==> inputs of build 84 <==
==> flow/design.v <==
module Mips_Processor (
    input             clk,
    input             rst,
    output     [15:0] mem_addr,
    output            mem_wr,
    output     [15:0] mem_wdata,
    input      [15:0] mem_rdata,
    output reg        wb_we,
    output reg [3:0]  wb_rd,
    output reg [15:0] wb_data
);
    localparam OP_ADD  = 4'd0,  OP_ADDM = 4'd1,  OP_SUB = 4'd2,  OP_ADDI = 4'd3;
    localparam OP_MUL  = 4'd4,  OP_AND  = 4'd5,  OP_SHL = 4'd6,  OP_LW   = 4'd7;
    localparam OP_LWI  = 4'd8,  OP_SW   = 4'd9,  OP_SWI = 4'd10, OP_CLR  = 4'd11;
    localparam OP_LI   = 4'd12, OP_CMP  = 4'd13, OP_BNE = 4'd14, OP_J    = 4'd15;
    reg  [15:0] pc;
    reg         ifid_valid;
    reg  [15:0] ifid_instr, ifid_pcp2;
    reg         idex_valid;
    reg  [3:0]  idex_op, idex_r1, idex_r2;
    reg  [15:0] idex_v1, idex_v2, idex_imm;
    reg         exmem_valid;
    reg  [3:0]  exmem_op, exmem_rd;
    reg  [15:0] exmem_res, exmem_s;
    reg         exmem_phase;
    reg  [15:0] sr, hi, lo;
    reg  [15:0] rf [0:15];
    function writes_reg(input [3:0] op);
        writes_reg = (op == OP_ADD) || (op == OP_ADDM) || (op == OP_SUB) || (op == OP_ADDI) ||
                     (op == OP_AND) || (op == OP_SHL) || (op == OP_LW) || (op == OP_LWI) ||
                     (op == OP_CLR) || (op == OP_LI);
    endfunction
    function uses_ba(input [3:0] op);
        uses_ba = (op == OP_ADDM) || (op == OP_LW) || (op == OP_LWI) || (op == OP_SW) || (op == OP_SWI);
    endfunction
    function uses_mem(input [3:0] op);
        uses_mem = uses_ba(op);
    endfunction
    function is_load(input [3:0] op);
        is_load = (op == OP_ADDM) || (op == OP_LW) || (op == OP_LWI);
    endfunction
    function b_is_reg(input [3:0] op);
        b_is_reg = (op == OP_ADD) || (op == OP_SUB) || (op == OP_MUL) || (op == OP_AND) || (op == OP_CMP);
    endfunction
    function b_shifted(input [3:0] op);
        b_shifted = (op == OP_ADDM) || (op == OP_LW) || (op == OP_LI);
    endfunction
    function real_rd(input [3:0] r);
        real_rd = (r != 4'd0) && (r != 4'd9) && (r != 4'd12) && (r != 4'd13);
    endfunction
    wire mem_port   = exmem_valid && uses_mem(exmem_op);
    wire two_phase  = (exmem_op == OP_LWI) || (exmem_op == OP_SWI);
    wire stall_mem  = exmem_valid && two_phase && !exmem_phase;
    wire [15:0] data_addr = exmem_res;
    assign mem_addr  = mem_port ? data_addr : pc;
    assign mem_wr    = exmem_valid && ((exmem_op == OP_SW) || (exmem_op == OP_SWI && exmem_phase));
    assign mem_wdata = exmem_s;
    reg [15:0] mem_result;
    always @* begin
        case (exmem_op)
            OP_ADDM:       mem_result = exmem_s + mem_rdata;
            OP_LW, OP_LWI: mem_result = mem_rdata;
            default:       mem_result = exmem_res;
        endcase
    end
    wire mem_we       = exmem_valid && writes_reg(exmem_op) && !stall_mem;
    wire mem_fwd_ok   = exmem_valid && writes_reg(exmem_op) && !is_load(exmem_op) && real_rd(exmem_rd);
    wire wb_real      = wb_we && real_rd(wb_rd);
    function [15:0] fwd(input [3:0] r, input [15:0] v);
        if (mem_fwd_ok && exmem_rd == r)
            fwd = exmem_res;
        else if (wb_real && wb_rd == r)
            fwd = wb_data;
        else
            fwd = v;
    endfunction
    wire [15:0] f1 = fwd(idex_r1, idex_v1);
    wire [15:0] f2 = fwd(idex_r2, idex_v2);
    wire [15:0] ex_a = uses_ba(idex_op) ? f2 : f1;
    wire [15:0] ex_b = b_is_reg(idex_op) ? f2 : idex_imm;
    wire [16:0] ex_diff = {1'b0, ex_a} + {1'b0, ~ex_b} + 17'd1;
    wire        ex_eq   = (ex_a == ex_b);
    wire [31:0] ex_prod = ex_a * ex_b;
    wire [15:0] ex_shl  = (ex_b[15:4] != 12'd0) ? 16'd0 : (ex_a << ex_b[3:0]);
    reg [15:0] ex_res;
    always @* begin
        case (idex_op)
            OP_SUB:  ex_res = ex_diff[15:0];
            OP_AND:  ex_res = ex_a & ex_b;
            OP_SHL:  ex_res = ex_shl;
            OP_CLR:  ex_res = 16'd0;
            OP_LI:   ex_res = ex_b;
            default: ex_res = ex_a + ex_b;
        endcase
    end
    wire [15:0] ex_sr = {ex_eq, ex_diff[15], ex_diff[16],
                         (ex_a[15] != ex_b[15]) && (ex_diff[15] != ex_a[15]), 12'd0};
    wire [3:0]  id_op = ifid_instr[15:12];
    wire [3:0]  id_r1 = ifid_instr[11:8];
    wire [3:0]  id_r2 = uses_ba(id_op) ? 4'd10 : ifid_instr[7:4];
    wire [15:0] id_sx = {{8{ifid_instr[7]}}, ifid_instr[7:0]};
    wire [15:0] id_imm = b_shifted(id_op) ? {id_sx[14:0], 1'b0} : id_sx;
    function [15:0] rd_reg(input [3:0] r);
        if (r == 4'd0)
            rd_reg = 16'd0;
        else if (r == 4'd9)
            rd_reg = sr;
        else if (r == 4'd12)
            rd_reg = hi;
        else if (r == 4'd13)
            rd_reg = lo;
        else if (wb_real && wb_rd == r)
            rd_reg = wb_data;
        else
            rd_reg = rf[r];
    endfunction
    wire id_reads1 = ifid_valid && (id_op != OP_LI) && (id_op != OP_CLR) && (id_op != OP_BNE) &&
                     (id_op != OP_J) && (!uses_ba(id_op) || id_op == OP_ADDM || id_op == OP_SW || id_op == OP_SWI);
    wire id_reads2 = ifid_valid && (b_is_reg(id_op) || uses_ba(id_op));
    wire ex_load   = idex_valid && writes_reg(idex_op) && is_load(idex_op);
    wire load_use  = ex_load && ((id_reads1 && id_r1 == idex_r1) || (id_reads2 && id_r2 == idex_r1));
    function spec_hit(input [3:0] r);
        spec_hit = idex_valid && (((idex_op == OP_CMP) && r == 4'd9) ||
                                  ((idex_op == OP_MUL) && (r == 4'd12 || r == 4'd13)));
    endfunction
    wire spec_use  = (id_reads1 && spec_hit(id_r1)) || (id_reads2 && spec_hit(id_r2));
    wire stall_id  = load_use || spec_use;
    wire id_go     = ifid_valid && !stall_mem && !stall_id;
    wire ex_cmp    = idex_valid && (idex_op == OP_CMP);
    wire br_taken  = ifid_valid && (id_op == OP_BNE) && (ex_cmp ? !ex_eq : !sr[15]);
    wire redirect  = id_go && (br_taken || id_op == OP_J);
    wire [15:0] br_target = ifid_pcp2 + {id_sx[14:0], 1'b0};
    wire [15:0] j_target  = {ifid_pcp2[15:13], ifid_instr[11:0], 1'b0};
    wire fetch    = !mem_port;                  
    wire if_hold  = stall_mem || (ifid_valid && stall_id);
    wire [15:0] pcp2 = pc + 16'd2;
    integer i;
    always @(posedge clk) begin
        if (rst) begin
            pc <= 16'd0;
            ifid_valid <= 1'b0;
            idex_valid <= 1'b0;
            exmem_valid <= 1'b0;
            exmem_phase <= 1'b0;
            wb_we <= 1'b0;
            sr <= 16'd0;
            hi <= 16'd0;
            lo <= 16'd0;
            for (i = 0; i < 16; i = i + 1)
                rf[i] <= 16'd0;
        end else begin
            if (wb_real)
                rf[wb_rd] <= wb_data;
            wb_we   <= mem_we;
            wb_rd   <= exmem_rd;
            wb_data <= mem_result;
            if (stall_mem) begin
                exmem_phase <= 1'b1;
                exmem_res   <= mem_rdata;
                idex_v1     <= f1;
                idex_v2     <= f2;
            end else begin
                exmem_valid <= idex_valid && (idex_op != OP_BNE) && (idex_op != OP_J);
                exmem_op    <= idex_op;
                exmem_rd    <= idex_r1;
                exmem_res   <= ex_res;
                exmem_s     <= f1;
                exmem_phase <= 1'b0;
                if (idex_valid && idex_op == OP_CMP)
                    sr <= ex_sr;
                if (idex_valid && idex_op == OP_MUL) begin
                    hi <= ex_prod[31:16];
                    lo <= ex_prod[15:0];
                end
                idex_valid <= id_go;
                idex_op    <= id_op;
                idex_r1    <= id_r1;
                idex_r2    <= id_r2;
                idex_v1    <= rd_reg(id_r1);
                idex_v2    <= rd_reg(id_r2);
                idex_imm   <= id_imm;
            end
            if (redirect) begin
                pc <= (id_op == OP_J) ? j_target : br_target;
                ifid_valid <= 1'b0;
            end else if (!if_hold) begin
                if (fetch) begin
                    pc <= pcp2;
                    ifid_valid <= 1'b1;
                    ifid_instr <= mem_rdata;
                    ifid_pcp2  <= pcp2;
                end else begin
                    ifid_valid <= 1'b0;
                end
            end
        end
    end
endmodule
==> flow/run.sh <==
#!/bin/bash
# the make line also repeats each setting of config.mk as NAME=value (left out here)
make -C /OpenROAD-flow-scripts/flow DESIGN_CONFIG=/design/flow/config.mk WORK_HOME=/design/flow/orfs CLKGATE_MAP_FILE= finish
==> flow/config.mk <==
export PLATFORM = sky130hd
export DESIGN_NAME = Mips_Processor
export DESIGN_NICKNAME = Mips_Processor
export VERILOG_FILES = /design/flow/design.v
export SDC_FILE = /design/flow/constraint.sdc
export NUM_CORES = 4
export LEC_CHECK = 0
export ABC_AREA = 1
export CAP_MARGIN = 20
export CORE_MARGIN = 2
export CORE_UTILIZATION = 72
export CTS_CLUSTER_DIAMETER = 222
export CTS_CLUSTER_SIZE = 100
export PLACE_DENSITY = 0.6
export SLEW_MARGIN = 20
==> flow/constraint.sdc <==
create_clock -name core_clock -period 5.89 [get_ports {clk}]
set_input_delay 1.1780 -clock core_clock [delete_from_list [all_inputs] [get_ports {clk}]]
set_output_delay 1.1780 -clock core_clock [all_outputs]
set_load 0.01 [all_outputs]
==> trial 8: changes against build 84 <==
- ABC_AREA: 1 -> default
- CORE_UTILIZATION: 72 -> 40
- CTS_CLUSTER_DIAMETER: 222 -> default
- CTS_CLUSTER_SIZE: 100 -> default
==> flow/constraint.sdc (replaced) <==
create_clock -name core_clock -period 10.4 [get_ports {clk}]
set_input_delay 2.0800 -clock core_clock [delete_from_list [all_inputs] [get_ports {clk}]]
set_output_delay 2.0800 -clock core_clock [all_outputs]
set_load 0.01 [all_outputs]
==> trial 15: changes against build 84 <==
- ABC_AREA: 1 -> default
- CORE_UTILIZATION: 72 -> 40
- CTS_CLUSTER_DIAMETER: 222 -> default
- CTS_CLUSTER_SIZE: 100 -> default
==> flow/constraint.sdc (replaced) <==
create_clock -name core_clock -period 17.9 [get_ports {clk}]
set_input_delay 3.5800 -clock core_clock [delete_from_list [all_inputs] [get_ports {clk}]]
set_output_delay 3.5800 -clock core_clock [all_outputs]
set_load 0.01 [all_outputs]
==> summary of the runs <==
- Between trial 8 and trial 15, the lower cell count is in trial 15 (gap about 0.7%, measured against trial 15).
- Build 84 stopped in 5_1_grt. Trial 8 finished with timing, DRC and antenna clean. Trial 15 finished with timing, DRC and antenna clean.
- Between trial 15 and trial 8, the lower core utilization is in trial 15 (gap 0.27 points).
- Area after synthesis is the same in trial 15 and trial 8.
- In trial 8 the worst setup slack is lower than in trial 15, by 7.5 ns.
- Against trial 15, the count of clock-buffer cells in the layout of trial 8 is higher by 6.
- Of trial 15 and trial 8, trial 8 has the higher via count (gap about 0.45%, measured against trial 8).
- Worst hold slack: trial 15 is worse than trial 8 (0.013 ns).
- In synthesized cell count, trial 8 and trial 15 do not differ.
- Sequential power: trial 8 is higher than trial 15 (71%).
==> figures <==
| metric | trial 15 | build 84 | trial 8 |
|---|---|---|---|
| Area fraction in xor and xnor cells | 2.825% | 1.935% | 2.825% |
| Layout-to-synthesis area ratio | 1.1086x | - | 1.1152x |
| Simple-gate share of the synthesized area | 16.37% | 21.95% | 16.37% |
| Area of the core | 0.09015 sq mm | 0.05017 sq mm | 0.09015 sq mm |
| Crit path arrival time | 10.47 ns | - | 10.44 ns |
| Tightest hold margin | 0.4740 ns | - | 0.4869 ns |
| Non-clock buffering overhead | 3.340% | - | 3.921% |
| Total routed wirelength | 128800 um | - | 131500 um |
| Placed cell count | 4818 | 5572 | 4846 |
| Pwr dens | 214.7 mW/mm^2 | - | 366.3 mW/mm^2 |
| Area figure in the yosys stat output | 0.03646 sq mm | 0.03667 sq mm | 0.03646 sq mm |
| Endpoint of the most critical setup path | hi[15]$_SDFFE_PP0P_ | - | hi[15]$_SDFFE_PP0P_ |
| Signal buffers | 156 | - | 187 |
| Placed cell area | 0.03875 sq mm | 0.04132 sq mm | 0.03894 sq mm |
| Number of multi-input combinational cells in the layout | 2722 | - | 2722 |
| Buffer count from post-CTS setup fixing | 0 | 73 | 0 |
| Die Span X | 305.9 um | 229.7 um | 305.9 um |
| Reg clk slew, reported paths | 0.06 ns | - | 0.06 ns |
| Status | timing/DRC/antenna clean | did not finish | timing/DRC/antenna clean |
| Stage where the flow stopped | - | 5_1_grt | - |
Power figures rest on the tool's default switching activity, not on a simulated workload.
